## pt100_temp
module pt100_temp (
    input  wire        clk,
    input  wire        rst,
    input  wire        in_valid,
    output wire        in_ready,
    input  wire [11:0] yk,
    output wire        out_valid,
    output wire [27:0] temp,
    output wire [27:0] temp_filt,
    output wire        alarm
    );
export LEC_CHECK = 0
export CAP_MARGIN = 20
export CELL_PAD_IN_SITES_DETAIL_PLACEMENT = 2
export CELL_PAD_IN_SITES_GLOBAL_PLACEMENT = 3
export CORE_MARGIN = 2
export CORE_UTILIZATION = 40
export CTS_CLUSTER_SIZE = 29
export GPL_ROUTABILITY_DRIVEN = 1
export HOLD_SLACK_MARGIN = 0.06
export PLACE_DENSITY_LB_ADDON = 0.14
export SLEW_MARGIN = 35
export TNS_END_PERCENT = 65
create_clock -name core_clock -period 24.0 [get_ports {clk}]
run.sh (not shown) runs the stock make flow with config.mk's settings and CLKGATE_MAP_FILE=.
The starting point finished clean.
Edit:
- CELL_PAD_IN_SITES_DETAIL_PLACEMENT: 2 -> not set
- CELL_PAD_IN_SITES_GLOBAL_PLACEMENT: 3 -> not set
- CORE_UTILIZATION: 40 -> 72
- CTS_CLUSTER_SIZE: 29 -> not set
- GPL_ROUTABILITY_DRIVEN: 1 -> not set
- HOLD_SLACK_MARGIN: 0.06 -> not set
- PLACE_DENSITY_LB_ADDON: 0.14 -> 0.0
- SETUP_SLACK_MARGIN: not set -> 5.0
- SLEW_MARGIN: 35 -> 20
- TNS_END_PERCENT: 65 -> not set
- clock period: 24.0 -> 18.6 ns (I/O delays scaled with it)
=>
- This time the run finished but failed the layout checks on max-capacitance violations, max-slew violations
- sequential share of layout area shrinks by 0.80 points
- setup slack got worse by 1300 ps
- die area falls by well over a third
- final cell count is lower by a few percent
- final area grows by a few percent
Edit:
- CTS_CLUSTER_DIAMETER: not set -> 29
- CTS_CLUSTER_SIZE: not set -> 61
- GPL_ROUTABILITY_DRIVEN: not set -> 1
- MIN_ROUTING_LAYER: not set -> met1
- PLACE_DENSITY_LB_ADDON: 0.0 -> not set
- SETUP_SLACK_MARGIN: 5.0 -> 1.21
- SLEW_MARGIN: 20 -> 35
- TNS_END_PERCENT: not set -> 5
- clock period: 18.6 -> 4.68 ns (I/O delays scaled with it)
=> Now the flow never finished: it broke off in clock tree synthesis (4_1_cts), error DPL-0033. Die area stays the same. Area after synthesis is unchanged. Synthesized cell count stays the same.
Edit:
- CORE_UTILIZATION: 72 -> 40
- CTS_CLUSTER_DIAMETER: 29 -> not set
- CTS_CLUSTER_SIZE: 61 -> not set
- GPL_ROUTABILITY_DRIVEN: 1 -> not set
- MIN_ROUTING_LAYER: met1 -> not set
- PLACE_DENSITY: not set -> 0.6
- SETUP_SLACK_MARGIN: 1.21 -> not set
- SLEW_MARGIN: 35 -> 20
- TNS_END_PERCENT: 5 -> not set
- clock period: 4.68 -> 22.1 ns (I/O delays scaled with it)
Now the flow passed the timing, DRC and antenna checks.
Die size rises by well over a third.
Synthesized cell count does not change.
Synthesized area is unchanged.

== wip/amber ==
Starting RTL as in the previous note.
Settings: LEC_CHECK=0, CAP_MARGIN=40, CELL_PAD_IN_SITES_DETAIL_PLACEMENT=2, CELL_PAD_IN_SITES_GLOBAL_PLACEMENT=0, CORE_MARGIN=8, CORE_UTILIZATION=23, MAX_ROUTING_LAYER=met4, PLACE_DENSITY_LB_ADDON=0.01, SETUP_SLACK_MARGIN=0.61, SLEW_MARGIN=20; clock period 12.3 ns.
wip/amber completed end to end; final checks failed (negative setup slack).
The following lists how wip/umber was set up differently from wip/amber:
Settings: removing CELL_PAD_IN_SITES_GLOBAL_PLACEMENT (formerly 0); setting MIN_ROUTING_LAYER to met1 for the first time; setting GPL_ROUTABILITY_DRIVEN to 1 for the first time; setting CTS_CLUSTER_SIZE to 72 for the first time; changing CORE_MARGIN from 8 to 2; changing SLEW_MARGIN from 20 to 35; setting ABC_AREA to 1 for the first time; changing SETUP_SLACK_MARGIN from 0.61 to 4.29; changing CAP_MARGIN from 40 to 20; removing CELL_PAD_IN_SITES_DETAIL_PLACEMENT (formerly 2); setting CTS_CLUSTER_DIAMETER to 222 for the first time; changing CORE_UTILIZATION from 23 to 72; changing the clock period (ns, I/O delays scaled along) from 12.3 to 14.7.
## What came out
wip/umber did not run to completion, as it errored out during global routing (5_1_grt).
When wip/umber is set beside wip/amber, its chip area from the yosys synthesis statistics turns out to be 3800 µm² larger.
The total setup buffers inserted after CTS in wip/umber was higher than what wip/amber gave.
wip/amber -> wip/umber: overall die height decreased by more than a quarter
The following lists how wip/zinc was set up differently from wip/umber:
Settings: CORE_ASPECT_RATIO: unset -> 1.51; SETUP_SLACK_MARGIN: 4.29 -> -0.01; PLACE_DENSITY_LB_ADDON: 0.01 -> 0.04.
==> comparison <==
- Status: wip/zinc FAILED at global routing (5_1_grt) (tool error)
- Delta (wip/zinc minus wip/umber): count of input and output buffers did not really move; post-CTS repair timing setup buffer count went down; floorplan-stage core utilization did not really move; chip area did not really move; cell count after synthesis did not really move.
- wip/zinc ends up with a half-perimeter wire length after placement that is 28,000 µm higher than in wip/umber.
- In the metrics for wip/umber and wip/zinc, the one carrying the lower y dimension of the die is wip/umber.
- Placeable core region of wip/zinc is on par with wip/umber.
- Compare wip/umber and wip/zinc | placement row count lower: wip/umber

pt100_temp again, from the RTL that the note above started with.
Settings: LEC_CHECK=0, ABC_AREA=1, CAP_MARGIN=20, CORE_MARGIN=2, CORE_UTILIZATION=72, MAX_ROUTING_LAYER=met4, PLACE_DENSITY_LB_ADDON=0.01, SETUP_SLACK_MARGIN=2.03, SLEW_MARGIN=20; clock period 18.6 ns.
The starting point failed in global routing (5_1_grt), error ODB-0269.
Change:
Settings changed: ABC_AREA 1 to not set, CELL_PAD_IN_SITES_GLOBAL_PLACEMENT set to 3, CORE_UTILIZATION 72 to 40, GPL_ROUTABILITY_DRIVEN set to 0, HOLD_SLACK_MARGIN set to 0.06, MAX_ROUTING_LAYER met4 to not set, PLACE_DENSITY set to 0.6, PLACE_DENSITY_LB_ADDON 0.01 to not set, SETUP_SLACK_MARGIN 2.03 to not set, SLEW_MARGIN 20 to 15.
Clock period 18.6 ns to 24.0 ns, I/O delays scaled along.
Result: This time the run completed without violations. Synthesized cell count decreases by 19%. Synthesized area decreases by 4.3%. Die size increases by 71%.
Change:
Settings changed: ABC_AREA set to 1, CELL_PAD_IN_SITES_GLOBAL_PLACEMENT 3 to not set, CORE_UTILIZATION 40 to 59, CTS_CLUSTER_DIAMETER set to 170, GPL_ROUTABILITY_DRIVEN 0 to 1, HOLD_SLACK_MARGIN 0.06 to not set, MIN_ROUTING_LAYER set to met1, PLACE_DENSITY 0.6 to not set, PLACE_DENSITY_LB_ADDON set to 0.18, SETUP_SLACK_MARGIN set to 0.26, SLEW_MARGIN 15 to 35, TNS_END_PERCENT set to 5.
Clock period 24.0 ns to 14.7 ns, I/O delays scaled along.
After rerunning:
- This time the run ran to the end with violations: setup timing
- register-to-register slack degrades by 3.5 ns
- first-iteration DRC count goes up by 64%
- synthesized area came out higher by 4.5%
- wire length rises by 18%
Change:
Settings changed: ABC_AREA 1 to not set, CORE_UTILIZATION 59 to 72, CTS_CLUSTER_DIAMETER 170 to not set, GPL_ROUTABILITY_DRIVEN 1 to not set, MIN_ROUTING_LAYER met1 to not set, PLACE_DENSITY_LB_ADDON 0.18 to 0.0, SETUP_SLACK_MARGIN 0.26 to 2.03, SLEW_MARGIN 35 to 20, TNS_END_PERCENT 5 to not set.
Clock period 14.7 ns to 18.6 ns, I/O delays scaled along.
What happened: The changed run completed with no timing, DRC or antenna violations. Utilization grows by 9.5 points. Via count shrinks by 11%. Power shrinks by 30%.
Power and IR drop assume default switching activity.
